<file path="flow/run.sh">
#!/bin/bash
# the make line also repeats each setting of config.mk as NAME=value (left out here)
make -C /OpenROAD-flow-scripts/flow DESIGN_CONFIG=/design/flow/config.mk WORK_HOME=/design/flow/orfs CLKGATE_MAP_FILE= finish
</file>
<file path="flow/config.mk">
export PLATFORM = sky130hd
export DESIGN_NAME = multiplier_logic
export DESIGN_NICKNAME = multiplier_logic
export VERILOG_FILES = /design/flow/design.v
export SDC_FILE = /design/flow/constraint.sdc
export NUM_CORES = 4
export LEC_CHECK = 0
export CAP_MARGIN = 20
export CORE_MARGIN = 2
export CORE_UTILIZATION = 70
export SETUP_SLACK_MARGIN = 0.45
export SLEW_MARGIN = 20
</file>
<file path="flow/constraint.sdc">
create_clock -name core_clock -period 2.46 [get_ports {clk}]
set_input_delay 0.4920 -clock core_clock [delete_from_list [all_inputs] [get_ports {clk}]]
set_output_delay 0.4920 -clock core_clock [all_outputs]
set_load 0.01 [all_outputs]
</file>
<file path="flow/design.v">
module multiplier_logic (
    input  wire        clk,
    input  wire        rst_n,
    input  wire [15:0] a,
    input  wire [15:0] b,
    output reg  [31:0] y
);
     reg[15:0] a_r1,a_r2,a_r3;
     reg[15:0] b_r1,b_r2,b_r3;
    wire [31:0] pp [0:15];
    assign pp[0] = b[0] ? (a << 0) : 32'd0;
    assign pp[1] = b[1] ? (a << 1) : 32'd0;
    assign pp[2] = b[2] ? (a << 2) : 32'd0;
    assign pp[3] = b[3] ? (a << 3) : 32'd0;
    assign pp[4] = b[4] ? (a << 4) : 32'd0;
    assign pp[5] = b[5] ? (a << 5) : 32'd0;
    assign pp[6] = b[6] ? (a << 6) : 32'd0;
    assign pp[7] = b[7] ? (a << 7) : 32'd0;
	 assign pp[8] = b[8] ? (a << 8) : 32'd0;
    assign pp[9] = b[9] ? (a << 9) : 32'd0;
    assign pp[10] = b[10] ? (a << 10) : 32'd0;
    assign pp[11] = b[11] ? (a << 11) : 32'd0;
    assign pp[12] = b[12] ? (a << 12) : 32'd0;
	 assign pp[13] = b[13] ? (a << 13) : 32'd0;
    assign pp[14] = b[14] ? (a << 14) : 32'd0;
    assign pp[15] = b[15] ? (a << 15) : 32'd0;
	 reg [31:0] s1_0, s1_1, s1_2, s1_3, s1_4, s1_5, s1_6, s1_7;
    reg [31:0] s2_0, s2_1, s2_2, s2_3;
    reg [31:0] s3_0, s3_1;
    reg [31:0] s4;
    always @(posedge clk) begin
        if (!rst_n) begin
		  a_r1 <= 32'd0;a_r2 <= 32'd0;a_r3<= 32'd0;
		  b_r1 <= 32'd0;b_r2 <= 32'd0;b_r3<= 32'd0;
		      s1_0 <= 32'd0;
				s1_1 <= 32'd0;
				s1_2 <= 32'd0;
				s1_3 <= 32'd0;
				s1_4 <= 32'd0;
				s1_5 <= 32'd0;
				s1_6 <= 32'd0;
				s1_7 <= 32'd0;
				s2_0 <= 32'd0;
				s2_1 <= 32'd0;
				s2_2 <= 32'd0;
				s2_3 <= 32'd0;
				s3_0 <= 32'd0;
				s3_1 <= 32'd0;
            y  <= 32'd0;
            s4 <= 32'd0;
        end else begin
		     a_r1<=a;
           a_r2<=a_r1; 
           a_r3<=a_r2; 
			  b_r1<=b;
			  b_r2<=b_r1;
			  b_r3<=b_r2;
            s1_0 <= pp[0] + pp[1];
            s1_1 <= pp[2] + pp[3];
            s1_2 <= pp[4] + pp[5];
            s1_3 <= pp[6] + pp[7];
            s1_4 <= pp[8] + pp[9];
            s1_5 <= pp[10] + pp[11];
            s1_6 <= pp[12] + pp[13];
            s1_7 <= pp[14] + pp[15];
            s2_0 <= s1_0 + s1_1;
            s2_1 <= s1_2 + s1_3;
            s2_2 <= s1_4 + s1_5;
            s2_3 <= s1_6 + s1_7;
				s3_0  <= s2_0 + s2_1;
				s3_1  <= s2_2 + s2_3;
				s4    <= s3_0 + s3_1; 
            y  <= s4;
        end
    end
endmodule
</file>
==> flow_summary.json, run 1 <==
{
  "yosysChipArea_um2": 21000,
  "yosysMostFrequentCell": "dfxtp_1",
  "yosys-top-cells-area": "dfxtp_1, ha_1, and2_1, nor2_1, a21oi_1",
  "synth-async-reset-ratio_pct": 0,
  "chipArea_um2": 31400,
  "status": "stopped before the end",
  "synth_top_area_share_pct": 32.5,
  "ys.flops": 341,
  "ys_sh_aoi_pct": 18.0,
  "common_cells": "dfxtp_1, and2_1, nor2_1",
  "dp_cells": 3191,
  "num_rows": 63,
  "yosys_warnings": 1,
  "synth_cells": 2475,
  "top_area_cell": "dfxtp_1",
  "place.gp.congestion": 0.970,
  "die_w_um": 177,
  "synth-cells-yosys": 2475,
  "postSynthAreaPerCell_um2": 8.49,
  "haltStage": "clock tree synthesis (4_1_cts)",
  "netlist_area_um2": 21000,
  "postSynthSeqShare_pct": 32.5,
  "hpwl_um": 47500,
  "die_h_um": 177,
  "adder_share_pct": 15.5,
  "stop_error": "[ERROR DPL-0038] Utilization greater than 100%, impossible to legalize",
  "ys_types": 76,
  "pin_count": 66,
  "logic_family": "simple AND/OR/NAND/NOR gates",
  "edf_count": 0,
  "xor_share_pct": 7.21,
  "portBuffers": 65,
  "fp-utilization_pct": 70.9,
  "synthMuxAreaShare_pct": 0.619,
  "ff_type": "dfxtp_1",
  "synthSimpleGateAreaFrac_pct": 23.5,
  "place_ws_ps": -805,
  "floorplan.nets": 2760,
  "core-area_um2": 29600
}
metrics by stage:
| step | cell area (µm²) | hold WS (ps) |
|---|---|---|
| global placement | 25700 | 413 |
| floorplan | 22400 | 412 |
| detailed placement | 25700 | 420 |
==> run 2, diff against run 1 <==
Settings changed: CAP_MARGIN 20 to 15, CORE_ASPECT_RATIO set to 0.61, CORE_UTILIZATION 70 to 30, CTS_CLUSTER_DIAMETER set to 243, MIN_ROUTING_LAYER set to met1, SETUP_SLACK_MARGIN 0.45 to not set, SLEW_MARGIN 20 to 40, TNS_END_PERCENT set to 100.
Clock period 2.46 ns to 4.96 ns, I/O delays scaled along.
==> run 2 against run 1 <==
  * Synthesized area did not move
  * Die area rose by 130%
  * Now clean on timing, DRC and antenna
  * Synthesized cell count did not move
==> flow_summary.json, run 2 <==
{
  "status": "no timing/DRC/antenna violations",
  "yosys-top-cells-area": "dfxtp_1, ha_1, and2_1, nor2_1, a21oi_1",
  "min-delay-start": "s3_0[5]$_SDFF_PN0_",
  "first_pass_iters": 5,
  "fmax_ghz": 0.253,
  "syn_to_final_growth_pct": 13.5,
  "top_power_group": "registers",
  "crit_fanout": 12,
  "finalClockSkew_ps": 12.1,
  "clkPwrFrac_pct": 34.6,
  "clock_path_buffers": 3,
  "adder_share_pct": 15.5,
  "die_w_um": 343,
  "chipArea_um2": 72300,
  "ys_sh_aoi_pct": 18.0,
  "p_switching_w": 0.00233,
  "post-route-min-period_ps": 3960,
  "routedWlPerCell_um": 17.2,
  "logic_family": "simple AND/OR/NAND/NOR gates",
  "worstSetupEndpointType": "register",
  "die_h_um": 211,
  "dr_total_vias": 17130,
  "postSynthAreaPerCell_um2": 8.49,
  "slowest_stage": "clkdlybuf4s50_1",
  "num_rows": 75,
  "pin_count": 66,
  "synth-cells-yosys": 2475,
  "setup_tns_ps": 0,
  "pg_clk_w": 0.00261,
  "edf_count": 0,
  "postLayoutCoreUtil_pct": 34.5,
  "portBuffers": 65,
  "floorplan.nets": 2760,
  "common_cells": "dfxtp_1, and2_1, nor2_1",
  "hpwl_um": 46000,
  "top_area_cell": "dfxtp_1",
  "grt_max_degree": 86,
  "finalNetCount": 2811,
  "intPower_w": 0.00523,
  "switching_share_pct": 30.8,
  "r2r-start": "s1_2[6]$_SDFF_PN0_",
  "drc": 0,
  "comb_area_um2": 13600,
  "grt_remaining_overflow": 0,
  "min_path_type": "register to register",
  "cts_made_buffers": 31,
  "crit_path_end": "s1_6[29]$_SDFF_PN0_",
  "regArea_um2": 6830,
  "critPathLaunchType": "input pin",
  "ctsResizeCount": 0,
  "fp-utilization_pct": 30.4,
  "core-area_um2": 69100,
  "cts_setup_buffers": 0,
  "hold_viol_final": 0,
  "path_buffers": 1,
  "h-tree-depth": 1,
  "yosysChipArea_um2": 21000,
  "p_total_w": 0.00756,
  "grt_use_total_pct": 16.4,
  "worstMarginPinSlew_ps": 944,
  "r2r_end": "s2_1[24]$_SDFF_PN0_",
  "clk_pin_slew_ps": 70,
  "yosysMostFrequentCell": "dfxtp_1",
  "clock_latency_ps": 610,
  "reg2reg_depth": 9,
  "cts_tree": "yes",
  "dp_cells": 3417,
  "drv_slew": 0,
  "arrival_ps": 4460,
  "rsz0062_at_grt": "false",
  "postLayoutCellArea_um2": 23800,
  "place.gp.congestion": 0.879,
  "postSynthSeqShare_pct": 32.5,
  "whs_path_depth": 1,
  "combPwrFrac_pct": 23.8,
  "worstPathCellList": "clkdlybuf4s50_1 -> and2_1 -> ha_1 -> fa_1 -> a211oi_1 -> o21bai_1 -> a31oi_1 -> o31ai_1 -> o41ai_1 -> o21ai_0 -> and3_1",
  "antenna_left": 0,
  "vdd_drop_max_uv": 228,
  "p_per_area_nw_per_um2": 317,
  "synthSimpleGateAreaFrac_pct": 23.5,
  "grt_pass1_vias": 15798,
  "ys_types": 76,
  "p_comb_w": 0.00180,
  "cts_root_buffer": "clkbuf_16",
  "grt_antenna_before_repair": 5,
  "fin_cells": 3474,
  "fillers": 7203,
  "slowest_delay_ps": 750,
  "synth_cells": 2475,
  "xor_share_pct": 7.21,
  "drt_iter0_drc": 1246,
  "pg_seq_w": 0.00315,
  "critical_path_depth": 11,
  "slew_headroom_pct": 36.9,
  "ys.flops": 341,
  "yosys_warnings": 1,
  "grt_pass1_wl_um": 92700,
  "startpoint": "a[0]",
  "crit_required_ps": 5470,
  "synth-async-reset-ratio_pct": 0,
  "p_seq_share_pct": 41.6,
  "cts_sinks": 341,
  "synthMuxAreaShare_pct": 0.619,
  "viasPerCell": 4.93,
  "synth_top_area_share_pct": 32.5,
  "netlist_area_um2": 21000,
  "p_leak_nw": 10.5,
  "r2r_slack_ps": 2050,
  "holdPathEnd": "s4[5]$_SDFF_PN0_",
  "path_class": "input pin to register",
  "min_period_over_period_pct": 79.8,
  "max_cap_violations": 0,
  "dpl_cell_area_um2": 22700,
  "warnings": 26,
  "wl_um": 59600,
  "finalSetupViolCount": 0,
  "ff_type": "dfxtp_1",
  "hold_buffers": 0,
  "crit_family": "AND-OR/OR-AND gates"
}
==> run 2: final cells by class <==
type	count	area share, %
clock inverters	17	1.05
multi-input cells	1988	57.1
well taps	924	4.85
inverters	70	1.12
clock buffers	39	3.59
flip-flops and latches	341	28.6
diodes	1	0.0105
repair buffers	94	3.61
==> run 2: layer usage <==
layer,track usage (%),vias up,part of all wire [%]
met5,0,-,0
met4,2.26,0,1.4
met3,6.70,54,11
met2,21.2,468,35
met1,25.1,7871,53
li1,-,8737,-
==> run 2: through the flow <==
step	hold WS, ps	setup slack [ps]
final	429	1000
after global routing	439	729
after CTS	430	1140
after detailed placement	418	508
after global placement	417	490
after floorplan	412	1570
==> run 3, diff against run 2 <==
Settings changed: ABC_AREA set to 0, CAP_MARGIN 15 to 0, CORE_ASPECT_RATIO 0.61 to not set, CORE_UTILIZATION 30 to 70, CTS_CLUSTER_DIAMETER 243 to 102, CTS_CLUSTER_SIZE set to 39, HOLD_SLACK_MARGIN set to -0.07, MIN_ROUTING_LAYER met1 to not set, SETUP_SLACK_MARGIN set to 0.25, SLEW_MARGIN 40 to 20, TNS_END_PERCENT 100 to not set.
Clock period 4.96 ns to 2.15 ns, I/O delays scaled along.
==> run 3 against run 2 <==
  * The run now fails in clock tree synthesis (4_1_cts)
  * Synthesized area did not move
  * Synthesized cell count did not move
  * Die area down 57%
==> flow_summary.json, run 3 <==
{
  "status": "stopped before the end",
  "haltStage": "clock tree synthesis (4_1_cts)",
  "stop_error": "[ERROR DPL-0038] Utilization greater than 100%, impossible to legalize",
  "synth-async-reset-ratio_pct": 0,
  "top_area_cell": "dfxtp_1",
  "postSynthSeqShare_pct": 32.5,
  "synthMuxAreaShare_pct": 0.619,
  "xor_share_pct": 7.21,
  "die_h_um": 177,
  "pin_count": 66,
  "portBuffers": 65,
  "yosys-top-cells-area": "dfxtp_1, ha_1, and2_1, nor2_1, a21oi_1",
  "common_cells": "dfxtp_1, and2_1, nor2_1",
  "synthSimpleGateAreaFrac_pct": 23.5,
  "ys_sh_aoi_pct": 18.0,
  "ys_types": 76,
  "synth_top_area_share_pct": 32.5,
  "yosysChipArea_um2": 21000,
  "fp-utilization_pct": 70.9,
  "yosysMostFrequentCell": "dfxtp_1",
  "edf_count": 0,
  "postSynthAreaPerCell_um2": 8.49,
  "chipArea_um2": 31400,
  "yosys_warnings": 1,
  "core-area_um2": 29600,
  "adder_share_pct": 15.5,
  "num_rows": 63,
  "netlist_area_um2": 21000,
  "logic_family": "simple AND/OR/NAND/NOR gates",
  "die_w_um": 177,
  "place.gp.congestion": 0.974,
  "dp_cells": 3258,
  "synth_cells": 2475,
  "ys.flops": 341,
  "ff_type": "dfxtp_1",
  "synth-cells-yosys": 2475,
  "hpwl_um": 49800,
  "floorplan.nets": 2760
}
## run 3: per-stage QoR
stage                     utilization [%]  setup TNS (ps)  area [µm²]  hold WS (ps)  setup WS (ps)
after floorplan                         -           -6810       22600           412           -468
after global placement               88.6          -80810       26300           413           -993
after detailed placement             88.6          -92940       26300           420          -1120
==> run 4, diff against run 3 <==
Settings changed: ABC_AREA 0 to 1, CAP_MARGIN 0 to 20, CORE_UTILIZATION 70 to 72, CTS_CLUSTER_DIAMETER 102 to 393, CTS_CLUSTER_SIZE 39 to not set, HOLD_SLACK_MARGIN -0.07 to not set, SETUP_SLACK_MARGIN 0.25 to not set.
Clock period 2.15 ns to 2.6 ns, I/O delays scaled along.
==> run 4 against run 3 <==
  * The run now finishes clean
  * Die area up 11%
  * Synthesized area increased by 15%
  * Synthesized cell count is 58% higher
==> flow_summary.json, run 4 <==
{
  "path_buffers": 3,
  "h-tree-depth": 2,
  "clk_pin_slew_ps": 60,
  "whs_path_depth": 2,
  "grt_max_degree": 106,
  "p_total_w": 0.0154,
  "cts_root_buffer": "clkbuf_16",
  "grt_use_total_pct": 41.4,
  "yosysChipArea_um2": 24200,
  "dpl_cell_area_um2": 26600,
  "min_path_type": "register to register",
  "postSynthSeqShare_pct": 28.3,
  "yosys-top-cells-area": "dfxtp_1, nand2_1, ha_1, inv_1, a21oi_1",
  "slowest_stage": "clkdlybuf4s50_1",
  "critical_path_depth": 15,
  "die_w_um": 187,
  "arrival_ps": 2850,
  "worstMarginPinSlew_ps": 552,
  "fillers": 2267,
  "clkPwrFrac_pct": 36.0,
  "ctsResizeCount": 0,
  "min_period_over_period_pct": 92.1,
  "dr_total_vias": 26427,
  "p_comb_w": 0.00388,
  "worstPathCellList": "clkdlybuf4s50_1 -> buf_12 -> nand2_1 -> inv_1 -> ha_1 -> fa_1 -> nand3_1 -> nand3_1 -> nand3_1 -> nand2_1 -> nand2_1 -> nand2_1 -> nand2_1 -> nand2_1 -> nor2_1",
  "ys_sh_aoi_pct": 13.8,
  "r2r-start": "s1_4[10]$_SDFF_PN0_",
  "yosysMostFrequentCell": "nand2_1",
  "hpwl_um": 55000,
  "core-area_um2": 33300,
  "ys.flops": 341,
  "xor_share_pct": 0.181,
  "p_seq_share_pct": 38.8,
  "post-route-min-period_ps": 2400,
  "fp-utilization_pct": 72.6,
  "hold_viol_final": 0,
  "drc": 0,
  "grt_antenna_before_repair": 4,
  "clock_path_buffers": 3,
  "p_per_area_nw_per_um2": 551,
  "vdd_drop_max_uv": 455,
  "rsz0062_at_grt": "false",
  "grt_pass1_vias": 25036,
  "ff_type": "dfxtp_1",
  "critPathLaunchType": "input pin",
  "comb_area_um2": 14500,
  "crit_family": "simple AND/OR/NAND/NOR gates",
  "synth_top_area_share_pct": 28.3,
  "cts_tree": "yes",
  "max_cap_violations": 0,
  "combPwrFrac_pct": 25.2,
  "holdPathEnd": "y[4]$_SDFF_PN0_",
  "status": "no timing/DRC/antenna violations",
  "switching_share_pct": 32.7,
  "regArea_um2": 6830,
  "netlist_area_um2": 24200,
  "routedWlPerCell_um": 16.2,
  "slew_headroom_pct": 63.2,
  "floorplan.nets": 4186,
  "finalSetupViolCount": 0,
  "reg2reg_depth": 10,
  "adder_share_pct": 13.5,
  "crit_top_cell": "nand2_1",
  "yosys_warnings": 1,
  "first_pass_iters": 10,
  "worstSetupEndpointType": "register",
  "hold_buffers": 0,
  "pg_seq_w": 0.00596,
  "ys_types": 36,
  "wl_um": 73900,
  "synthSimpleGateAreaFrac_pct": 32.5,
  "logic_family": "simple AND/OR/NAND/NOR gates",
  "p_switching_w": 0.00503,
  "top_power_group": "registers",
  "finalNetCount": 4382,
  "viasPerCell": 5.78,
  "path_class": "input pin to register",
  "intPower_w": 0.0104,
  "antenna_left": 0,
  "finalClockSkew_ps": 15.3,
  "cts_setup_buffers": 0,
  "num_rows": 67,
  "synth-cells-yosys": 3901,
  "crit_fanout": 9,
  "pg_clk_w": 0.00554,
  "postSynthAreaPerCell_um2": 6.19,
  "common_cells": "nand2_1, inv_1, nor2_1",
  "synth_cells": 3901,
  "crit_required_ps": 3060,
  "n_antenna_cell": 0,
  "clock_latency_ps": 540,
  "p_leak_nw": 16.0,
  "grt_remaining_overflow": 0,
  "edf_count": 0,
  "grt_pass1_wl_um": 120000,
  "postLayoutCellArea_um2": 27900,
  "chipArea_um2": 35000,
  "warnings": 30,
  "min-delay-start": "s4[4]$_SDFF_PN0_",
  "fmax_ghz": 0.417,
  "syn_to_final_growth_pct": 15.5,
  "synthMuxAreaShare_pct": 0,
  "pin_count": 66,
  "cts_made_buffers": 38,
  "place.gp.congestion": 1.02,
  "portBuffers": 65,
  "cts_sinks": 341,
  "slowest_delay_ps": 440,
  "top_area_cell": "dfxtp_1",
  "r2r_end": "s2_2[26]$_SDFF_PN0_",
  "startpoint": "a[0]",
  "crit_path_end": "s1_0[11]$_SDFF_PN0_",
  "synth-async-reset-ratio_pct": 0,
  "drt_iter0_drc": 2705,
  "die_h_um": 187,
  "drv_slew": 0,
  "r2r_slack_ps": 260
}
## run 4: metal layers
layer	share of wire, %	track usage [%]
met1	38	50.6
met2	46	70.5
met3	9.3	5.59
met4	6.2	23.3
met5	0.024	0
## run 4: stage by stage
step | instances | hold WS [ps] | setup slack, ps | utilization, % | TNS, ps
after floorplan | 3901 | 390 | 289 | - | 0
after global placement | 4505 | 393 | -193 | 80.0 | -3310
after detailed placement | 4505 | 397 | -243 | 80.0 | -8600
after CTS | 4573 | 413 | 238 | 83.9 | 0
after global routing | 4573 | 431 | 24.2 | 83.9 | 0
final | 4573 | 410 | 204 | 83.9 | 0
## run 4: layout make-up
cell class | instances | area share (%)
multi-input combinational | 2809 | 51.9
sequential | 341 | 24.5
inverter | 651 | 8.76
timing repair buffer | 256 | 8.29
clock buffer | 45 | 3.65
tap | 448 | 2.01
clock inverter | 23 | 0.950
==> run 5, diff against run 4 <==
Settings changed: ABC_AREA 1 to not set, CORE_UTILIZATION 72 to 65, CTS_CLUSTER_DIAMETER 393 to not set, CTS_CLUSTER_SIZE set to 43, SETUP_SLACK_MARGIN set to -0.28, TNS_END_PERCENT set to 100.
Clock period 2.6 ns to 2.9 ns, I/O delays scaled along.
==> run 5 against run 4 <==
  * The layout now fails its checks (negative setup slack)
  * Cell count is 30% lower
  * Cell area is 9.6% lower
  * Non-clock buffer count is 66 higher
  * Critical endpoint is now s1_5[25]$_SDFF_PN0_
==> flow_summary.json, run 5 <==
{
  "yosys-top-cells-area": "dfxtp_1, ha_1, and2_1, nor2_1, a21oi_1",
  "critPathLaunchType": "input pin",
  "min_path_type": "register to register",
  "crit_top_cell": "buf_4",
  "path_class": "input pin to register",
  "logic_family": "simple AND/OR/NAND/NOR gates",
  "first_pass_iters": 8,
  "min-delay-start": "s4[24]$_SDFF_PN0_",
  "antenna_left": 0,
  "path_buffers": 3,
  "synth_cells": 2475,
  "so_faults": "negative setup slack",
  "edf_count": 0,
  "clock_path_buffers": 3,
  "reg2reg_depth": 8,
  "slowest_stage": "clkdlybuf4s50_1",
  "num_rows": 65,
  "netlist_area_um2": 21000,
  "postLayoutCellArea_um2": 25200,
  "r2r_slack_ps": 250,
  "p_comb_w": 0.00328,
  "clk_pin_slew_ps": 60,
  "finalNetCount": 3043,
  "top_power_group": "registers",
  "adder_share_pct": 15.5,
  "yosysMostFrequentCell": "dfxtp_1",
  "cts_tree": "yes",
  "setup_tns_ps": -1160,
  "p_per_area_nw_per_um2": 522,
  "grt_pass1_vias": 18206,
  "common_cells": "dfxtp_1, and2_1, nor2_1",
  "post-route-min-period_ps": 3040,
  "cts_setup_buffers": 0,
  "clkPwrFrac_pct": 34.6,
  "grt_max_degree": 61,
  "holdPathEnd": "y[24]$_SDFF_PN0_",
  "p_switching_w": 0.00387,
  "r2r_end": "s3_1[29]$_SDFF_PN0_",
  "routedWlPerCell_um": 17.2,
  "drv_slew": 0,
  "cts_made_buffers": 35,
  "finalClockSkew_ps": 15.7,
  "max_cap_violations": 0,
  "yosysChipArea_um2": 21000,
  "synthMuxAreaShare_pct": 0.619,
  "synth-async-reset-ratio_pct": 0,
  "postSynthSeqShare_pct": 32.5,
  "setup_slack_ps": -136,
  "combPwrFrac_pct": 24.9,
  "min_period_over_period_pct": 105,
  "worstMarginPinSlew_ps": 682,
  "intPower_w": 0.00931,
  "critical_path_depth": 13,
  "hold_viol_final": 0,
  "drc": 0,
  "synth_top_area_share_pct": 32.5,
  "grt_remaining_overflow": 0,
  "grt_pass1_wl_um": 88900,
  "floorplan.nets": 2760,
  "viasPerCell": 5.84,
  "h-tree-depth": 2,
  "hpwl_um": 40700,
  "dpl_cell_area_um2": 24000,
  "yosys_warnings": 1,
  "crit_path_end": "s1_5[25]$_SDFF_PN0_",
  "place.gp.congestion": 0.923,
  "ys.flops": 341,
  "slowest_delay_ps": 440,
  "switching_share_pct": 29.4,
  "ff_type": "dfxtp_1",
  "whs_path_depth": 1,
  "arrival_ps": 3450,
  "cts_root_buffer": "clkbuf_16",
  "p_seq_share_pct": 40.6,
  "drt_iter0_drc": 1158,
  "syn_to_final_growth_pct": 20.0,
  "grt_antenna_before_repair": 2,
  "warnings": 28,
  "dr_total_vias": 18602,
  "vdd_drop_max_uv": 388,
  "hold_buffers": 0,
  "cts_sinks": 341,
  "synthSimpleGateAreaFrac_pct": 23.5,
  "slew_headroom_pct": 54.0,
  "die_w_um": 184,
  "pin_count": 66,
  "synth-cells-yosys": 2475,
  "pg_seq_w": 0.00535,
  "worstPathCellList": "clkdlybuf4s50_1 -> buf_4 -> and2_1 -> ha_1 -> fa_1 -> a211oi_2 -> o21bai_1 -> a31oi_2 -> o22ai_1 -> o41ai_1 -> buf_4 -> xor2_1 -> nor2_1",
  "die_h_um": 184,
  "crit_fanout": 6,
  "fin_cells": 3188,
  "r2r-start": "s2_2[13]$_SDFF_PN0_",
  "pg_clk_w": 0.00456,
  "xor_share_pct": 7.21,
  "portBuffers": 65,
  "top_area_cell": "dfxtp_1",
  "ys_sh_aoi_pct": 18.0,
  "crit_family": "AND-OR/OR-AND gates",
  "worstSetupEndpointType": "register",
  "grt_use_total_pct": 32.6,
  "wl_um": 54800,
  "crit_required_ps": 3310,
  "ys_types": 76,
  "dp_cells": 3123,
  "chipArea_um2": 33800,
  "fp-utilization_pct": 66.3,
  "core-area_um2": 31700,
  "fmax_ghz": 0.329,
  "postSynthAreaPerCell_um2": 8.49,
  "hold_slack_ps": 430,
  "p_leak_nw": 11.7,
  "clock_latency_ps": 530,
  "ctsResizeCount": 0,
  "finalSetupViolCount": 20,
  "startpoint": "a[1]",
  "status": "complete, but fails checks"
}
-- run 5: area by class of cell --
type	count	area, µm²
multi-input combinational	1988	13700
sequential	341	6830
fill	2225	6490
timing repair buffer	322	2740
clock buffer	45	973
tap	402	503
inverter	70	268
clock inverter	18	215
antenna	2	5.00
-- run 5: through the flow --
| step | total power (W) | setup WS (ps) | utilization [%] |
|---|---|---|---|
| after floorplan | 0.00752 | -80.5 | - |
| after global placement | 0.00850 | -685 | 75.6 |
| after detailed placement | 0.00861 | -806 | 75.6 |
| after CTS | 0.0132 | -260 | 79.3 |
| after global routing | 0.0138 | -271 | 79.5 |
| final | 0.0132 | -136 | 79.5 |
-- run 5: metal layers --
metal	global-route usage (%)	share of wire [%]
met1	39.8	43
met3	3.45	5.0
met2	58.5	48
met5	0	0
met4	13.3	4.0
==> run 6, diff against run 5 <==
Settings changed: ABC_AREA set to 0, CELL_PAD_IN_SITES_DETAIL_PLACEMENT set to 0, CORE_ASPECT_RATIO set to 1.1, CORE_UTILIZATION 65 to 72, CTS_CLUSTER_DIAMETER set to 211, CTS_CLUSTER_SIZE 43 to 85, GPL_ROUTABILITY_DRIVEN set to 0, MIN_ROUTING_LAYER set to met1, PLACE_DENSITY_LB_ADDON set to 0.21, SETUP_SLACK_MARGIN -0.28 to 0.25, TNS_END_PERCENT 100 to 45.
Clock period 2.9 ns to 2.12 ns, I/O delays scaled along.
==> run 6 against run 5 <==
  * The flow now stops in clock tree synthesis (4_1_cts)
  * Die area decreased by 9.5%
  * Synthesized cell count unchanged
  * Synthesized area unchanged
==> flow_summary.json, run 6 <==
{
  "ys_sh_aoi_pct": 18.0,
  "die_h_um": 183,
  "floorplan.nets": 2760,
  "die_w_um": 167,
  "postSynthAreaPerCell_um2": 8.49,
  "synth-cells-yosys": 2475,
  "hpwl_um": 49300,
  "synth_top_area_share_pct": 32.5,
  "synthSimpleGateAreaFrac_pct": 23.5,
  "postSynthSeqShare_pct": 32.5,
  "netlist_area_um2": 21000,
  "ys.flops": 341,
  "core-area_um2": 28700,
  "portBuffers": 65,
  "adder_share_pct": 15.5,
  "pin_count": 66,
  "logic_family": "simple AND/OR/NAND/NOR gates",
  "common_cells": "dfxtp_1, and2_1, nor2_1",
  "yosys-top-cells-area": "dfxtp_1, ha_1, and2_1, nor2_1, a21oi_1",
  "chipArea_um2": 30600,
  "yosys_warnings": 1,
  "ys_types": 76,
  "synth_cells": 2475,
  "xor_share_pct": 7.21,
  "synth-async-reset-ratio_pct": 0,
  "yosysMostFrequentCell": "dfxtp_1",
  "stop_error": "[ERROR DPL-0038] Utilization greater than 100%, impossible to legalize",
  "edf_count": 0,
  "synthMuxAreaShare_pct": 0.619,
  "status": "stopped before the end",
  "yosysChipArea_um2": 21000,
  "num_rows": 65,
  "top_area_cell": "dfxtp_1",
  "haltStage": "clock tree synthesis (4_1_cts)",
  "ff_type": "dfxtp_1",
  "fp-utilization_pct": 73.2
}
-- run 6: metrics by stage --
step	instance area [µm²]	utilization (%)	TNS (ps)	cells	worst slack, ps
detailed placement	25900	90.3	-102210	3246	-1190
global placement	25900	90.3	-86130	3246	-1080
floorplan	22100	-	-7850	2475	-492
==> run 7, diff against run 6 <==
Settings changed: ABC_AREA 0 to not set, CELL_PAD_IN_SITES_DETAIL_PLACEMENT 0 to not set, CORE_ASPECT_RATIO 1.1 to 0.71, CORE_UTILIZATION 72 to 70, CTS_CLUSTER_DIAMETER 211 to not set, CTS_CLUSTER_SIZE 85 to 58, GPL_ROUTABILITY_DRIVEN 0 to not set, MIN_ROUTING_LAYER met1 to not set, PLACE_DENSITY_LB_ADDON 0.21 to 0.0, SETUP_SLACK_MARGIN 0.25 to 0.54, TNS_END_PERCENT 45 to not set.
Clock period 2.12 ns to 1.89 ns, I/O delays scaled along.
==> run 7 against run 6 <==
  * The run again fails in clock tree synthesis (4_1_cts)
  * Synthesized cell count stayed put
  * Synthesized area is the same
  * Die area grew 2.9%
==> flow_summary.json, run 7 <==
{
  "edf_count": 0,
  "synthMuxAreaShare_pct": 0.619,
  "synth-async-reset-ratio_pct": 0,
  "synth_cells": 2475,
  "synthSimpleGateAreaFrac_pct": 23.5,
  "status": "stopped before the end",
  "postSynthAreaPerCell_um2": 8.49,
  "ff_type": "dfxtp_1",
  "synth_top_area_share_pct": 32.5,
  "hpwl_um": 58500,
  "synth-cells-yosys": 2475,
  "common_cells": "dfxtp_1, and2_1, nor2_1",
  "ys.flops": 341,
  "dpl_cell_area_um2": 27400,
  "fp-utilization_pct": 71.1,
  "die_h_um": 150,
  "num_rows": 53,
  "ys_types": 76,
  "place.gp.congestion": 0.986,
  "top_area_cell": "dfxtp_1",
  "floorplan.nets": 2760,
  "stop_error": "[ERROR DPL-0038] Utilization greater than 100%, impossible to legalize",
  "portBuffers": 65,
  "die_w_um": 210,
  "yosys-top-cells-area": "dfxtp_1, ha_1, and2_1, nor2_1, a21oi_1",
  "yosysChipArea_um2": 21000,
  "postSynthSeqShare_pct": 32.5,
  "xor_share_pct": 7.21,
  "adder_share_pct": 15.5,
  "haltStage": "clock tree synthesis (4_1_cts)",
  "pin_count": 66,
  "yosysMostFrequentCell": "dfxtp_1",
  "yosys_warnings": 1,
  "core-area_um2": 29600,
  "ys_sh_aoi_pct": 18.0,
  "logic_family": "simple AND/OR/NAND/NOR gates",
  "netlist_area_um2": 21000,
  "chipArea_um2": 31500
}
-- run 7: stage by stage --
step                      worst slack, ps  std cells  utilization [%]  power (W)
after floorplan                      -676       2475                -     0.0120
after global placement              -1250       3379             92.8     0.0144
after detailed placement            -1430       3379             92.8     0.0149
==> run 8, diff against run 7 <==
Settings changed: CAP_MARGIN 20 to 10, CORE_ASPECT_RATIO 0.71 to not set, CORE_UTILIZATION 70 to 72, CTS_CLUSTER_SIZE 58 to 97, PLACE_DENSITY_LB_ADDON 0.0 to not set, SETUP_SLACK_MARGIN 0.54 to not set, TNS_END_PERCENT set to 5.
Clock period 1.89 ns to 2.31 ns, I/O delays scaled along.
==> run 8 against run 7 <==
  * The flow stops in global routing (5_1_grt)
  * Synthesized cell count unchanged
  * Die area decreased by 2.8%
  * Synthesized area unchanged
==> flow_summary.json, run 8 <==
{
  "top_area_cell": "dfxtp_1",
  "portBuffers": 65,
  "ff_type": "dfxtp_1",
  "cts_made_buffers": 35,
  "netlist_area_um2": 21000,
  "cts_sinks": 341,
  "die_h_um": 175,
  "grt_remaining_overflow": 235,
  "synth_cells": 2475,
  "stop_error": "[ERROR GRT-0232] Routing congestion too high. Check the congestion heatmap in the GUI.",
  "logic_family": "simple AND/OR/NAND/NOR gates",
  "floorplan.nets": 2760,
  "clock_path_buffers": 3,
  "yosys-top-cells-area": "dfxtp_1, ha_1, and2_1, nor2_1, a21oi_1",
  "yosysChipArea_um2": 21000,
  "ys_types": 76,
  "synth-cells-yosys": 2475,
  "h-tree-depth": 2,
  "yosysMostFrequentCell": "dfxtp_1",
  "die_w_um": 175,
  "xor_share_pct": 7.21,
  "common_cells": "dfxtp_1, and2_1, nor2_1",
  "adder_share_pct": 15.5,
  "postSynthAreaPerCell_um2": 8.49,
  "synthMuxAreaShare_pct": 0.619,
  "ys_sh_aoi_pct": 18.0,
  "place.gp.congestion": 0.974,
  "edf_count": 0,
  "yosys_warnings": 1,
  "fp-utilization_pct": 73.2,
  "synth_top_area_share_pct": 32.5,
  "postSynthSeqShare_pct": 32.5,
  "synthSimpleGateAreaFrac_pct": 23.5,
  "hpwl_um": 46000,
  "pin_count": 66,
  "place_ws_ps": -1060,
  "chipArea_um2": 30600,
  "num_rows": 62,
  "dp_cells": 3211,
  "core-area_um2": 28700,
  "ys.flops": 341,
  "status": "stopped before the end",
  "haltStage": "global routing (5_1_grt)",
  "cts_root_buffer": "clkbuf_16",
  "synth-async-reset-ratio_pct": 0,
  "grt_use_total_pct": 82.3
}
[run 8: metal layers]
layer / global-route usage [%] / overflow
met5: 35.7 / 0
met4: 86.9 / 110
met3: 67.7 / 6
met2: 98.0 / 117
met1: 80.6 / 2
[run 8: per-stage QoR]
stage / TNS (ps) / area, µm² / utilization [%]
global placement: -66520 / 24800 / 86.3
detailed placement: -76740 / 24800 / 86.3
floorplan: -10120 / 21100 / -
CTS: -319 / 26900 / 93.7
[run 8: what timing repair did]
action | in CTS
endpoints found under the setup margin | 120
cloned | 6
setup buffers | 23
pin swaps | 78
resized | 198
hold buffers | 0
==> run 9, diff against run 8 <==
Settings changed: ABC_AREA set to 1, CAP_MARGIN 10 to 20, CTS_CLUSTER_SIZE 97 to not set, SETUP_SLACK_MARGIN set to 0.38, TNS_END_PERCENT 5 to not set.
Clock period 2.31 ns to 2.12 ns, I/O delays scaled along.
==> run 9 against run 8 <==
  * The flow again stops in global routing (5_1_grt)
  * Synthesized area rose by 15%
  * Synthesized cell count grew 58%
  * Die area grew 15%
==> flow_summary.json, run 9 <==
{
  "status": "stopped before the end",
  "haltStage": "global routing (5_1_grt)",
  "stop_error": "[ERROR GRT-0232] Routing congestion too high. Check the congestion heatmap in the GUI.",
  "dpl_cell_area_um2": 29000,
  "yosys_warnings": 1,
  "synth_cells": 3901,
  "fp-utilization_pct": 72.6,
  "yosysMostFrequentCell": "nand2_1",
  "synthSimpleGateAreaFrac_pct": 32.5,
  "postSynthAreaPerCell_um2": 6.19,
  "synthMuxAreaShare_pct": 0,
  "clock_path_buffers": 3,
  "grt_use_total_pct": 102,
  "cts_made_buffers": 38,
  "yosys-top-cells-area": "dfxtp_1, nand2_1, ha_1, inv_1, a21oi_1",
  "pin_count": 66,
  "ff_type": "dfxtp_1",
  "chipArea_um2": 35000,
  "hpwl_um": 57400,
  "cts_sinks": 341,
  "top_area_cell": "dfxtp_1",
  "place.gp.congestion": 1.05,
  "grt_remaining_overflow": 3124,
  "core-area_um2": 33300,
  "netlist_area_um2": 24200,
  "edf_count": 0,
  "die_w_um": 187,
  "logic_family": "simple AND/OR/NAND/NOR gates",
  "die_h_um": 187,
  "common_cells": "nand2_1, inv_1, nor2_1",
  "yosysChipArea_um2": 24200,
  "postSynthSeqShare_pct": 28.3,
  "ys_types": 36,
  "hold_buffers": 0,
  "synth_top_area_share_pct": 28.3,
  "place_ws_ps": -433,
  "xor_share_pct": 0.181,
  "num_rows": 67,
  "ys.flops": 341,
  "cts_root_buffer": "clkbuf_16",
  "h-tree-depth": 2,
  "synth-cells-yosys": 3901,
  "floorplan.nets": 4186,
  "adder_share_pct": 13.5,
  "synth-async-reset-ratio_pct": 0,
  "ys_sh_aoi_pct": 13.8,
  "portBuffers": 65
}
==> run 9: routing by layer <==
metal	GRT overflow	GRT usage [%]
met3	49	77.5
met4	586	114
met5	11	55.4
met2	2426	134
met1	52	89.6
==> run 9: what timing repair did <==
item / CTS
hold endpoints to repair: 0
gates resized: 242
pin swaps: 68
endpoints found under the setup margin: 197
setup buffers: 55
gates cloned: 13
==> run 9: per-stage QoR <==
step	hold slack, ps	power [W]	std cells	TNS (ps)
after CTS	329	0.0198	4710	0
after global placement	392	0.0123	4574	-25040
after floorplan	390	0.0109	3901	0
after detailed placement	396	0.0126	4574	-32230
==> run 10, diff against run 9 <==
Settings changed: ABC_AREA 1 to not set, CELL_PAD_IN_SITES_DETAIL_PLACEMENT set to 1, CORE_UTILIZATION 72 to 69, HOLD_SLACK_MARGIN set to -0.01, MAX_ROUTING_LAYER set to met5, PLACE_DENSITY_LB_ADDON set to 0.02, SETUP_SLACK_MARGIN 0.38 to -0.14, SLEW_MARGIN 20 to 10.
Clock period 2.12 ns to 4.36 ns, I/O delays scaled along.
==> run 10 against run 9 <==
  * The flow stops in detailed placement (3_5_place_dp)
  * Synthesized cell count shrank 37%
  * Die area is 9.0% lower
  * Synthesized area shrank 13%
==> flow_summary.json, run 10 <==
{
  "status": "stopped before the end",
  "haltStage": "detailed placement (3_5_place_dp)",
  "stop_error": "[ERROR DPL-0033] detailed placement checks failed during check placement.",
  "synth-cells-yosys": 2475,
  "synth-async-reset-ratio_pct": 0,
  "ys_types": 76,
  "synthMuxAreaShare_pct": 0.619,
  "edf_count": 0,
  "yosys_warnings": 1,
  "floorplan.nets": 2760,
  "adder_share_pct": 15.5,
  "common_cells": "dfxtp_1, and2_1, nor2_1",
  "postSynthAreaPerCell_um2": 8.49,
  "postSynthSeqShare_pct": 32.5,
  "yosys-top-cells-area": "dfxtp_1, ha_1, and2_1, nor2_1, a21oi_1",
  "pin_count": 66,
  "ff_type": "dfxtp_1",
  "yosysMostFrequentCell": "dfxtp_1",
  "die_w_um": 179,
  "chipArea_um2": 31900,
  "synthSimpleGateAreaFrac_pct": 23.5,
  "core-area_um2": 29800,
  "portBuffers": 65,
  "yosysChipArea_um2": 21000,
  "netlist_area_um2": 21000,
  "xor_share_pct": 7.21,
  "die_h_um": 179,
  "num_rows": 63,
  "place.gp.congestion": 0.923,
  "synth_cells": 2475,
  "ys_sh_aoi_pct": 18.0,
  "top_area_cell": "dfxtp_1",
  "logic_family": "simple AND/OR/NAND/NOR gates",
  "synth_top_area_share_pct": 32.5,
  "ys.flops": 341,
  "fp-utilization_pct": 70.5
}
[run 10: per-stage QoR]
step	power, W	cells	setup WS [ps]	instance area [µm²]
floorplan	0.00500	2475	1090	21000
global placement	0.00547	2893	335	22200
==> run 11, diff against run 10 <==
Settings changed: ABC_AREA set to 1, CELL_PAD_IN_SITES_DETAIL_PLACEMENT 1 to 0, CORE_UTILIZATION 69 to 72, CTS_CLUSTER_DIAMETER set to 211, CTS_CLUSTER_SIZE set to 85, GPL_ROUTABILITY_DRIVEN set to 0, HOLD_SLACK_MARGIN -0.01 to not set, MAX_ROUTING_LAYER met5 to not set, MIN_ROUTING_LAYER set to met1, PLACE_DENSITY_LB_ADDON 0.02 to 0.2, SETUP_SLACK_MARGIN -0.14 to 0.33, SLEW_MARGIN 10 to 40, TNS_END_PERCENT set to 75.
Clock period 4.36 ns to 2.12 ns, I/O delays scaled along.
==> run 11 against run 10 <==
  * The flow stops in global routing (5_1_grt)
  * Synthesized cell count up 58%
  * Die area up 9.9%
  * Synthesized area up 15%
==> flow_summary.json, run 11 <==
{
  "fp-utilization_pct": 72.6,
  "edf_count": 0,
  "ff_type": "dfxtp_1",
  "chipArea_um2": 35000,
  "floorplan.nets": 4186,
  "ys_sh_aoi_pct": 13.8,
  "die_h_um": 187,
  "cts_sinks": 341,
  "cts_root_buffer": "clkbuf_16",
  "ys.flops": 341,
  "postSynthAreaPerCell_um2": 6.19,
  "hold_buffers": 0,
  "h-tree-depth": 1,
  "status": "stopped before the end",
  "num_rows": 67,
  "yosys_warnings": 1,
  "synth-async-reset-ratio_pct": 0,
  "netlist_area_um2": 24200,
  "synthSimpleGateAreaFrac_pct": 32.5,
  "postSynthSeqShare_pct": 28.3,
  "synthMuxAreaShare_pct": 0,
  "haltStage": "global routing (5_1_grt)",
  "common_cells": "nand2_1, inv_1, nor2_1",
  "die_w_um": 187,
  "stop_error": "[ERROR GRT-0232] Routing congestion too high. Check the congestion heatmap in the GUI.",
  "logic_family": "simple AND/OR/NAND/NOR gates",
  "synth-cells-yosys": 3901,
  "hpwl_um": 58800,
  "grt_use_total_pct": 74.2,
  "clock_path_buffers": 3,
  "yosysMostFrequentCell": "nand2_1",
  "ys_types": 36,
  "core-area_um2": 33300,
  "xor_share_pct": 0.181,
  "portBuffers": 65,
  "yosys-top-cells-area": "dfxtp_1, nand2_1, ha_1, inv_1, a21oi_1",
  "dpl_cell_area_um2": 28700,
  "place_ws_ps": -637,
  "adder_share_pct": 13.5,
  "grt_remaining_overflow": 8,
  "pin_count": 66,
  "synth_top_area_share_pct": 28.3,
  "cts_made_buffers": 8,
  "top_area_cell": "dfxtp_1",
  "synth_cells": 3901,
  "yosysChipArea_um2": 24200
}
-- run 11: layer usage --
metal  overflow  GRT usage [%]
met1          0           72.8
met2          4           92.5
met3          0           58.3
met4          4           75.0
met5          0           27.6
-- run 11: what timing repair did --
action,in CTS
endpoints found under the setup margin,179
pin swaps,30
setup buffers,33
cloned,3
gates resized,163
-- run 11: through the flow --
stage	util [%]	std cells	hold slack, ps
2_1_floorplan	-	3901	390
3_3_place_gp	86.3	4571	395
3_5_place_dp	86.3	4571	398
4_1_cts	88.7	4618	246
==> run 12, diff against run 11 <==
Settings changed: CAP_MARGIN 20 to 30, CELL_PAD_IN_SITES_DETAIL_PLACEMENT 0 to 1, CORE_ASPECT_RATIO set to 1.44, CORE_MARGIN 2 to 10, CORE_UTILIZATION 72 to 59, CTS_CLUSTER_DIAMETER 211 to 280, GPL_TIMING_DRIVEN set to 0, MAX_ROUTING_LAYER set to met4, PLACE_DENSITY_LB_ADDON 0.2 to 0.21, SETUP_SLACK_MARGIN 0.33 to 0.88, SLEW_MARGIN 40 to 30, TNS_END_PERCENT 75 to 45.
Clock period 2.12 ns to 3.84 ns, I/O delays scaled along.
==> run 12 against run 11 <==
  * Die area is 42% higher
  * Synthesized cell count stayed put
  * The flow again stops in global routing (5_1_grt)
  * Synthesized area stayed put
==> flow_summary.json, run 12 <==
{
  "die_w_um": 189,
  "synth_cells": 3901,
  "synthMuxAreaShare_pct": 0,
  "ys.flops": 341,
  "common_cells": "nand2_1, inv_1, nor2_1",
  "cts_made_buffers": 8,
  "grt_use_total_pct": 67.9,
  "postSynthSeqShare_pct": 28.3,
  "edf_count": 0,
  "yosys-top-cells-area": "dfxtp_1, nand2_1, ha_1, inv_1, a21oi_1",
  "floorplan.nets": 4186,
  "hold_buffers": 0,
  "yosysChipArea_um2": 24200,
  "pin_count": 66,
  "yosysMostFrequentCell": "nand2_1",
  "synthSimpleGateAreaFrac_pct": 32.5,
  "clock_path_buffers": 3,
  "num_rows": 88,
  "logic_family": "simple AND/OR/NAND/NOR gates",
  "core-area_um2": 40300,
  "synth-cells-yosys": 3901,
  "synth-async-reset-ratio_pct": 0,
  "top_area_cell": "dfxtp_1",
  "cts_root_buffer": "clkbuf_16",
  "postSynthAreaPerCell_um2": 6.19,
  "status": "stopped before the end",
  "die_h_um": 263,
  "ys_types": 36,
  "ff_type": "dfxtp_1",
  "hpwl_um": 86600,
  "h-tree-depth": 1,
  "xor_share_pct": 0.181,
  "synth_top_area_share_pct": 28.3,
  "fp-utilization_pct": 59.9,
  "yosys_warnings": 1,
  "cts_setup_buffers": 0,
  "ys_sh_aoi_pct": 13.8,
  "haltStage": "global routing (5_1_grt)",
  "netlist_area_um2": 24200,
  "cts_sinks": 341,
  "place_ws_ps": 156,
  "stop_error": "[ERROR GRT-0232] Routing congestion too high. Check the congestion heatmap in the GUI.",
  "grt_remaining_overflow": 52,
  "adder_share_pct": 13.5,
  "chipArea_um2": 49600,
  "portBuffers": 32
}
[run 12: what timing repair did]
action                     4_1_cts
setup endpoints to repair       19
resized                          6
cloned                           0
[run 12: per-stage QoR]
step           hold slack (ps)  area (µm²)  util [%]  total power, W  std cells
2_1_floorplan              390       24200         -         0.00572       3901
3_3_place_gp               392       25200      62.4         0.00633       4473
3_5_place_dp               408       25200      62.4         0.00672       4473
4_1_cts                    452       25400      63.1         0.00850       4484
[run 12: metal layers]
metal	overflow	GRT usage [%]
met4	21	72.9
met2	23	86.9
met3	8	47.3
met5	-	-
met1	0	62.7
==> run 13, diff against run 12 <==
Settings changed: CAP_MARGIN 30 to 15, CELL_PAD_IN_SITES_DETAIL_PLACEMENT 1 to not set, CORE_ASPECT_RATIO 1.44 to not set, CORE_MARGIN 10 to 2, CORE_UTILIZATION 59 to 66, CTS_CLUSTER_DIAMETER 280 to not set, CTS_CLUSTER_SIZE 85 to not set, GPL_ROUTABILITY_DRIVEN 0 to not set, GPL_TIMING_DRIVEN 0 to not set, MAX_ROUTING_LAYER met4 to not set, MIN_ROUTING_LAYER met1 to not set, PLACE_DENSITY_LB_ADDON 0.21 to not set, SETUP_SLACK_MARGIN 0.88 to 0.52, SLEW_MARGIN 30 to 20, TNS_END_PERCENT 45 to not set.
Clock period 3.84 ns to 2.12 ns, I/O delays scaled along.
==> run 13 against run 12 <==
  * The flow again stops in global routing (5_1_grt)
  * Synthesized area did not move
  * Die area down 23%
  * Synthesized cell count did not move
==> flow_summary.json, run 13 <==
{
  "grt_remaining_overflow": 2894,
  "logic_family": "simple AND/OR/NAND/NOR gates",
  "clock_path_buffers": 3,
  "common_cells": "nand2_1, inv_1, nor2_1",
  "core-area_um2": 36300,
  "dp_cells": 4595,
  "fp-utilization_pct": 66.5,
  "floorplan.nets": 4186,
  "synth_top_area_share_pct": 28.3,
  "yosys_warnings": 1,
  "synth-async-reset-ratio_pct": 0,
  "dpl_cell_area_um2": 29200,
  "yosysChipArea_um2": 24200,
  "synthSimpleGateAreaFrac_pct": 32.5,
  "pin_count": 66,
  "h-tree-depth": 2,
  "xor_share_pct": 0.181,
  "portBuffers": 65,
  "stop_error": "[ERROR GRT-0232] Routing congestion too high. Check the congestion heatmap in the GUI.",
  "die_h_um": 195,
  "synth-cells-yosys": 3901,
  "chipArea_um2": 38100,
  "ys_sh_aoi_pct": 13.8,
  "synth_cells": 3901,
  "status": "stopped before the end",
  "top_area_cell": "dfxtp_1",
  "num_rows": 70,
  "yosys-top-cells-area": "dfxtp_1, nand2_1, ha_1, inv_1, a21oi_1",
  "netlist_area_um2": 24200,
  "cts_sinks": 341,
  "adder_share_pct": 13.5,
  "cts_root_buffer": "clkbuf_16",
  "grt_use_total_pct": 98.8,
  "hpwl_um": 56200,
  "place.gp.congestion": 0.994,
  "haltStage": "global routing (5_1_grt)",
  "die_w_um": 195,
  "postSynthSeqShare_pct": 28.3,
  "synthMuxAreaShare_pct": 0,
  "ys_types": 36,
  "ff_type": "dfxtp_1",
  "edf_count": 0,
  "yosysMostFrequentCell": "nand2_1",
  "ys.flops": 341,
  "postSynthAreaPerCell_um2": 6.19,
  "cts_made_buffers": 37
}
run 13: metal layers:
layer,GRT overflow,GRT usage (%)
met1,41,88.6
met2,2137,127
met3,50,75.7
met4,662,114
met5,4,46.0
run 13: timing repair:
action | in CTS
resized | 477
cloned | 15
buffers inserted | 60
pin swaps | 137
hold buffers | 0
endpoints found under the setup margin | 247
run 13: stage by stage:
| step | setup WS (ps) | power (W) | hold slack, ps |
|---|---|---|---|
| after floorplan | 135 | 0.0109 | 390 |
| after global placement | -316 | 0.0124 | 391 |
| after detailed placement | -479 | 0.0126 | 398 |
| after CTS | 340 | 0.0196 | 261 |
==> run 14, diff against run 13 <==
Settings changed: CAP_MARGIN 15 to 20, CORE_UTILIZATION 66 to 72, CTS_CLUSTER_DIAMETER set to 197, PLACE_DENSITY set to 0.4, SETUP_SLACK_MARGIN 0.52 to 0.12.
==> run 14 against run 13 <==
  * Now fails the layout checks on negative setup slack
  * Synthesized cell count stayed put
  * Synthesized area stayed put
  * Die area down 8.2%
==> flow_summary.json, run 14 <==
{
  "synthSimpleGateAreaFrac_pct": 32.5,
  "ff_type": "dfxtp_1",
  "p_switching_w": 0.00676,
  "hold_viol_final": 0,
  "grt_pass1_wl_um": 121000,
  "p_per_area_nw_per_um2": 654,
  "grt_remaining_overflow": 0,
  "holdPathEnd": "s1_1[15]$_SDFF_PN0_",
  "p_seq_share_pct": 37.4,
  "p_leak_nw": 16.9,
  "synthMuxAreaShare_pct": 0,
  "crit_required_ps": 2570,
  "slowest_delay_ps": 440,
  "p_comb_w": 0.00553,
  "adder_share_pct": 13.5,
  "vdd_drop_max_uv": 591,
  "postSynthSeqShare_pct": 28.3,
  "hold_slack_ps": 270,
  "finalNetCount": 4477,
  "logic_family": "simple AND/OR/NAND/NOR gates",
  "first_pass_iters": 11,
  "top_power_group": "registers",
  "min-delay-start": "rst_n",
  "hold_buffers": 0,
  "cts_sinks": 341,
  "critical_path_depth": 12,
  "r2r_end": "s2_3[27]$_SDFF_PN0_",
  "num_rows": 67,
  "r2r_slack_ps": -20,
  "synth_cells": 3901,
  "path_buffers": 4,
  "startpoint": "a[2]",
  "clock_path_buffers": 3,
  "crit_family": "simple AND/OR/NAND/NOR gates",
  "synth-cells-yosys": 3901,
  "yosys_warnings": 1,
  "clkPwrFrac_pct": 34.3,
  "setup_tns_ps": -691,
  "status": "complete, but fails checks",
  "dp_cells": 4573,
  "clock_latency_ps": 560,
  "yosys-top-cells-area": "dfxtp_1, nand2_1, ha_1, inv_1, a21oi_1",
  "cts_root_buffer": "clkbuf_16",
  "synth_top_area_share_pct": 28.3,
  "grt_max_degree": 62,
  "min_period_over_period_pct": 105,
  "so_faults": "negative setup slack",
  "drc": 0,
  "drv_slew": 0,
  "critPathLaunchType": "input pin",
  "r2r-start": "s1_7[22]$_SDFF_PN0_",
  "edf_count": 0,
  "intPower_w": 0.0128,
  "ys.flops": 341,
  "core-area_um2": 33300,
  "portBuffers": 65,
  "die_w_um": 187,
  "n_antenna_cell": 0,
  "cts_tree": "yes",
  "ys_types": 36,
  "place.gp.congestion": 1.01,
  "synth-async-reset-ratio_pct": 0,
  "worstMarginPinSlew_ps": 643,
  "grt_antenna_before_repair": 2,
  "top_area_cell": "dfxtp_1",
  "arrival_ps": 2670,
  "syn_to_final_growth_pct": 23.9,
  "drt_iter0_drc": 4462,
  "min_path_type": "input pin to register",
  "floorplan.nets": 4186,
  "cts_made_buffers": 38,
  "chipArea_um2": 35000,
  "whs_path_depth": 3,
  "h-tree-depth": 2,
  "setup_slack_ps": -97.5,
  "switching_share_pct": 34.6,
  "reg2reg_depth": 9,
  "warnings": 31,
  "yosysMostFrequentCell": "nand2_1",
  "grt_use_total_pct": 41.6,
  "xor_share_pct": 0.181,
  "path_class": "input pin to register",
  "yosysChipArea_um2": 24200,
  "netlist_area_um2": 24200,
  "slowest_stage": "fa_2",
  "worstPathCellList": "dlymetal6s2s_1 -> buf_12 -> nand2_1 -> inv_1 -> fa_2 -> nand3_2 -> nand3_4 -> nand3_1 -> nand3_1 -> nor2_1 -> nor2_1 -> buf_4",
  "pg_clk_w": 0.00672,
  "combPwrFrac_pct": 28.3,
  "finalSetupViolCount": 18,
  "viasPerCell": 6.20,
  "wl_um": 89000,
  "rsz0062_at_grt": "true",
  "pg_seq_w": 0.00732,
  "crit_path_end": "s1_0[13]$_SDFF_PN0_",
  "ys_sh_aoi_pct": 13.8,
  "grt_pass1_vias": 25756,
  "max_cap_violations": 0,
  "clk_pin_slew_ps": 70,
  "postSynthAreaPerCell_um2": 6.19,
  "pin_count": 66,
  "post-route-min-period_ps": 2220,
  "fin_cells": 4670,
  "common_cells": "nand2_1, inv_1, nor2_1",
  "fillers": 1681,
  "hpwl_um": 54000,
  "worstSetupEndpointType": "register",
  "dr_total_vias": 28938,
  "routedWlPerCell_um": 19.1,
  "slew_headroom_pct": 57.0,
  "fp-utilization_pct": 72.6,
  "comb_area_um2": 15400,
  "die_h_um": 187,
  "fmax_ghz": 0.451,
  "regArea_um2": 6830,
  "finalClockSkew_ps": 21.6,
  "antenna_left": 0,
  "p_total_w": 0.0196,
  "crit_fanout": 8
}
run 14: cell type report:
type | count | area share [%]
clock inverters | 25 | 0.807
flip-flops and latches | 341 | 22.8
repair buffers | 351 | 11.5
well taps | 448 | 1.87
multi-input cells | 2809 | 51.4
inverters | 651 | 8.17
clock buffers | 45 | 3.40
run 14: repair_timing:
item,CTS,global route
setup buffers,0,15
endpoints found under the setup margin,16,114
pin swaps,3,27
gates resized,15,217
cloned,0,12
run 14: stage by stage:
| step | cell area (µm²) | utilization, % | setup slack, ps |
|---|---|---|---|
| 2_1_floorplan | 24500 | - | 100 |
| 3_3_place_gp | 27400 | 82.2 | -476 |
| 3_5_place_dp | 27400 | 82.2 | -569 |
| 4_1_cts | 28700 | 86.2 | 84.8 |
| 5_1_grt | 29900 | 89.9 | -135 |
| 6_report | 29900 | 89.9 | -97.5 |
run 14: routing by layer:
layer / wire (µm) / share of wire (%) / vias up / global-route usage [%]
met4: 8600 / 9.7 / 4 / 23.3
li1: - / - / 12863 / -
met3: 11800 / 13 / 861 / 6.83
met2: 38200 / 43 / 2412 / 72.0
met1: 30400 / 34 / 12798 / 49.2
met5: 60 / 0.067 / - / 0
==> run 15, diff against run 14 <==
Settings changed: ABC_AREA 1 to not set, CAP_MARGIN 20 to 25, CORE_UTILIZATION 72 to 66, CTS_CLUSTER_DIAMETER 197 to 123, GPL_ROUTABILITY_DRIVEN set to 0, PLACE_DENSITY 0.4 to 0.71, SETUP_SLACK_MARGIN 0.12 to -0.17.
Clock period 2.12 ns to 5.52 ns, I/O delays scaled along.
==> run 15 against run 14 <==
  * Now clean on timing, DRC and antenna
  * Register-to-register slack better by 2900 ps
  * Via count is 40% lower
  * Utilization is 16 points lower
  * Critical path depth is 1 lower
  * Largest power group unchanged
  * Highest routed layer is now met4
==> flow_summary.json, run 15 <==
{
  "status": "no timing/DRC/antenna violations",
  "grt_max_degree": 102,
  "critical_path_depth": 11,
  "adder_share_pct": 15.5,
  "post-route-min-period_ps": 4070,
  "min_path_type": "register to register",
  "num_rows": 65,
  "startpoint": "a[1]",
  "path_buffers": 1,
  "clkPwrFrac_pct": 38.5,
  "slowest_stage": "clkdlybuf4s50_1",
  "h-tree-depth": 2,
  "setup_slack_ps": 1450,
  "grt_antenna_before_repair": 5,
  "common_cells": "dfxtp_1, and2_1, nor2_1",
  "vdd_drop_max_uv": 179,
  "arrival_ps": 4490,
  "cts_root_buffer": "clkbuf_16",
  "synthSimpleGateAreaFrac_pct": 23.5,
  "max_cap_violations": 0,
  "ys_types": 76,
  "place_ws_ps": 917,
  "yosys-top-cells-area": "dfxtp_1, ha_1, and2_1, nor2_1, a21oi_1",
  "die_w_um": 182,
  "top_power_group": "registers",
  "synthMuxAreaShare_pct": 0.619,
  "grt_use_total_pct": 30.5,
  "pg_seq_w": 0.00281,
  "postSynthSeqShare_pct": 32.5,
  "setup_tns_ps": 0,
  "warnings": 31,
  "finalSetupViolCount": 0,
  "cts_sinks": 341,
  "p_seq_share_pct": 40.0,
  "first_pass_iters": 5,
  "p_comb_w": 0.00151,
  "postLayoutCoreUtil_pct": 74.1,
  "combPwrFrac_pct": 21.5,
  "p_total_w": 0.00703,
  "antenna_left": 0,
  "pg_clk_w": 0.00271,
  "hold_buffers": 0,
  "grt_pass1_wl_um": 82000,
  "crit_fanout": 16,
  "postLayoutCellArea_um2": 23300,
  "drt_iter0_drc": 1075,
  "crit_path_end": "s1_6[29]$_SDFF_PN0_",
  "synth_top_area_share_pct": 32.5,
  "postSynthAreaPerCell_um2": 8.49,
  "dr_total_vias": 17364,
  "routed-wl-met3_um": 2920,
  "wl_um": 50500,
  "fillers": 2435,
  "dpl_cell_area_um2": 21900,
  "cts_made_buffers": 37,
  "grt_pass1_vias": 16884,
  "portBuffers": 65,
  "ff_type": "dfxtp_1",
  "p_switching_w": 0.00196,
  "crit_family": "AND-OR/OR-AND gates",
  "worstSetupEndpointType": "register",
  "synth_cells": 2475,
  "maxUsedRoutingLayer": "met4",
  "p_leak_nw": 10.5,
  "min_period_over_period_pct": 73.8,
  "r2r_slack_ps": 2920,
  "hpwl_um": 36000,
  "netlist_area_um2": 21000,
  "xor_share_pct": 7.21,
  "r2r-start": "s2_2[13]$_SDFF_PN0_",
  "logic_family": "simple AND/OR/NAND/NOR gates",
  "pin_count": 66,
  "cts_tree": "yes",
  "min-delay-start": "s2_0[2]$_SDFF_PN0_",
  "finalNetCount": 2798,
  "drc": 0,
  "finalClockSkew_ps": 14.7,
  "chipArea_um2": 33300,
  "synth-async-reset-ratio_pct": 0,
  "r2r_end": "s3_1[29]$_SDFF_PN0_",
  "fp-utilization_pct": 66.8,
  "rsz0062_at_grt": "false",
  "routedWlPerCell_um": 17.1,
  "yosysChipArea_um2": 21000,
  "path_class": "input pin to register",
  "clk_pin_slew_ps": 60,
  "reg2reg_depth": 8,
  "switching_share_pct": 27.9,
  "ys_sh_aoi_pct": 18.0,
  "core-area_um2": 31500,
  "ctsResizeCount": 0,
  "ys.flops": 341,
  "p_per_area_nw_per_um2": 301,
  "top_area_cell": "dfxtp_1",
  "crit_required_ps": 5940,
  "hold_viol_final": 0,
  "synth-cells-yosys": 2475,
  "fmax_ghz": 0.246,
  "yosysMostFrequentCell": "dfxtp_1",
  "floorplan.nets": 2760,
  "clock_latency_ps": 530,
  "syn_to_final_growth_pct": 11.0,
  "worstPathCellList": "clkdlybuf4s50_1 -> and2_1 -> ha_1 -> fa_1 -> a211oi_1 -> o21bai_1 -> a31oi_1 -> o31ai_1 -> o41ai_1 -> o21ai_0 -> and3_1",
  "critPathLaunchType": "input pin",
  "holdPathEnd": "s3_0[2]$_SDFF_PN0_",
  "drv_slew": 0,
  "slew_headroom_pct": 31.3,
  "viasPerCell": 5.89,
  "cts_setup_buffers": 0,
  "met2_length_um": 23900,
  "intPower_w": 0.00507,
  "die_h_um": 182,
  "clock_path_buffers": 3,
  "grt_remaining_overflow": 0,
  "slowest_delay_ps": 780,
  "worstMarginPinSlew_ps": 1030,
  "edf_count": 0,
  "yosys_warnings": 1,
  "wl_met1_um": 21500,
  "whs_path_depth": 1
}
==> run 15: stage by stage <==
step / std cells / hold WS, ps
after floorplan: 2475 / 412
after global placement: 2876 / 412
after detailed placement: 2876 / 417
after CTS: 2943 / 430
after global routing: 2943 / 442
final: 2947 / 430
==> run 15: cell type report <==
type	count	area, µm²	area share [%]
Antenna cell	4	10.0	0.0429
Clock buffer	52	1100	4.74
Clock inverter	15	260	1.12
Inverter	70	268	1.15
Multi-Input combinational cell	1988	13600	58.4
Sequential cell	341	6830	29.3
Tap cell	402	503	2.16
Timing Repair Buffer	75	723	3.10
==> run 15: routing by layer <==
layer  vias to the layer above  track usage (%)
li1                       8717                -
met1                      8007             36.3
met2                       511             54.2
met3                       129             4.87
met4                         0             13.6
met5                         -                0
==> run 16, diff against run 15 <==
Settings changed: CAP_MARGIN 25 to 20, CORE_UTILIZATION 66 to 60, CTS_CLUSTER_DIAMETER 123 to not set, GPL_ROUTABILITY_DRIVEN 0 to not set, PLACE_DENSITY 0.71 to not set, SETUP_SLACK_MARGIN -0.17 to 0.95.
Clock period 5.52 ns to 3.33 ns, I/O delays scaled along.
==> run 16 against run 15 <==
  * Still clean on timing, DRC and antenna
  * Register-to-register slack worse by 2100 ps
  * Setup slack got worse by 610 ps
  * Clock-buffer cell count shrank 5
  * Total power increased by 67%
  * Largest power group unchanged
==> flow_summary.json, run 16 <==
{
  "cts_sinks": 341,
  "floorplan.nets": 2760,
  "dp_cells": 3143,
  "clkPwrFrac_pct": 33.0,
  "holdPathEnd": "s4[2]$_SDFF_PN0_",
  "common_cells": "dfxtp_1, and2_1, nor2_1",
  "slowest_stage": "fa_2",
  "cts_tree": "yes",
  "ys_types": 76,
  "wl_um": 58600,
  "grt_pass1_wl_um": 91600,
  "worstSetupEndpointType": "register",
  "fin_cells": 3265,
  "arrival_ps": 2910,
  "p_comb_w": 0.00320,
  "post-route-min-period_ps": 2490,
  "adder_share_pct": 15.5,
  "ff_type": "dfxtp_1",
  "yosys_warnings": 1,
  "n_antenna_cell": 0,
  "place.gp.congestion": 0.905,
  "h-tree-depth": 2,
  "max_cap_violations": 0,
  "p_leak_nw": 12.1,
  "fillers": 2382,
  "xor_share_pct": 7.21,
  "synthMuxAreaShare_pct": 0.619,
  "synth_cells": 2475,
  "antenna_left": 0,
  "portBuffers": 65,
  "logic_family": "simple AND/OR/NAND/NOR gates",
  "clk_pin_slew_ps": 60,
  "min_path_type": "register to register",
  "die_w_um": 191,
  "worstMarginPinSlew_ps": 586,
  "die_h_um": 191,
  "hold_buffers": 0,
  "path_buffers": 1,
  "routedWlPerCell_um": 18.0,
  "switching_share_pct": 30.2,
  "whs_path_depth": 1,
  "p_switching_w": 0.00354,
  "slew_headroom_pct": 60.6,
  "slowest_delay_ps": 370,
  "drc": 0,
  "r2r_slack_ps": 840,
  "yosysMostFrequentCell": "dfxtp_1",
  "syn_to_final_growth_pct": 28.8,
  "startpoint": "s1_0[2]$_SDFF_PN0_",
  "crit_top_cell": "a21oi_2",
  "crit_required_ps": 3750,
  "synth-async-reset-ratio_pct": 0,
  "grt_use_total_pct": 31.1,
  "grt_antenna_before_repair": 3,
  "intPower_w": 0.00819,
  "warnings": 31,
  "setup_tns_ps": 0,
  "r2r_end": "s2_0[16]$_SDFF_PN0_",
  "p_per_area_nw_per_um2": 433,
  "grt_pass1_vias": 18015,
  "vdd_drop_max_uv": 693,
  "postSynthAreaPerCell_um2": 8.49,
  "critical_path_depth": 10,
  "clock_path_buffers": 3,
  "yosys-top-cells-area": "dfxtp_1, ha_1, and2_1, nor2_1, a21oi_1",
  "clock_latency_ps": 530,
  "pin_count": 66,
  "postSynthSeqShare_pct": 32.5,
  "min-delay-start": "s3_0[2]$_SDFF_PN0_",
  "critPathLaunchType": "register",
  "place_ws_ps": -170,
  "grt_max_degree": 71,
  "status": "no timing/DRC/antenna violations",
  "drt_iter0_drc": 1118,
  "num_rows": 68,
  "crit_family": "AND-OR/OR-AND gates",
  "p_total_w": 0.0117,
  "hpwl_um": 41700,
  "finalClockSkew_ps": 8.48,
  "top_power_group": "registers",
  "synth_top_area_share_pct": 32.5,
  "ys_sh_aoi_pct": 18.0,
  "edf_count": 0,
  "chipArea_um2": 36500,
  "core-area_um2": 34500,
  "cts_root_buffer": "clkbuf_16",
  "crit_fanout": 3,
  "netlist_area_um2": 21000,
  "finalNetCount": 3071,
  "first_pass_iters": 7,
  "fmax_ghz": 0.401,
  "top_area_cell": "dfxtp_1",
  "finalSetupViolCount": 0,
  "viasPerCell": 5.76,
  "hold_viol_final": 0,
  "combPwrFrac_pct": 27.3,
  "min_period_over_period_pct": 74.9,
  "grt_remaining_overflow": 0,
  "dr_total_vias": 18809,
  "synthSimpleGateAreaFrac_pct": 23.5,
  "ys.flops": 341,
  "fp-utilization_pct": 60.9,
  "worstPathCellList": "ha_2 -> inv_1 -> fa_2 -> nor2b_4 -> o2111ai_2 -> nand4_1 -> a21oi_2 -> o311a_1 -> a21oi_2 -> mux2i_2",
  "rsz0062_at_grt": "true",
  "reg2reg_depth": 10,
  "drv_slew": 0,
  "path_class": "register to register",
  "yosysChipArea_um2": 21000,
  "r2r-start": "s1_0[2]$_SDFF_PN0_",
  "pg_clk_w": 0.00388,
  "pg_seq_w": 0.00465,
  "crit_path_end": "s2_0[16]$_SDFF_PN0_",
  "p_seq_share_pct": 39.7,
  "cts_made_buffers": 35,
  "synth-cells-yosys": 2475,
  "setup_slack_ps": 837
}
==> run 16: repair_timing <==
action                     in CTS  in global routing
setup endpoints to repair     119                109
cloned                          6                  0
pin swaps                      80                106
setup buffers                  39                 16
resized                       184                148
==> run 16: per-layer routing <==
| metal | routed length, µm | GRT usage (%) |
|---|---|---|
| met4 | 1300 | 7.78 |
| met2 | 27600 | 52.9 |
| met5 | 0 | 0 |
| met1 | 26400 | 42.0 |
| met3 | 3310 | 3.71 |
==> run 16: final cells by class <==
| type | instances | area [µm²] | area share, % |
|---|---|---|---|
| multi-input combinational | 1988 | 15200 | 56.3 |
| sequential | 341 | 6830 | 25.2 |
| timing repair buffer | 350 | 3020 | 11.2 |
| clock buffer | 47 | 982 | 3.63 |
| tap | 455 | 569 | 2.10 |
| inverter | 70 | 268 | 0.989 |
| clock inverter | 14 | 153 | 0.564 |
==> run 16: metrics by stage <==
stage | area, µm² | hold slack (ps) | util [%]
finish | 27100 | 433 | 78.4
CTS | 26300 | 428 | 76.2
detailed placement | 24300 | 417 | 70.4
floorplan | 21800 | 412 | -
global route | 27100 | 438 | 78.4
global placement | 24300 | 413 | 70.4
Power is estimated from default activity; no workload was simulated.
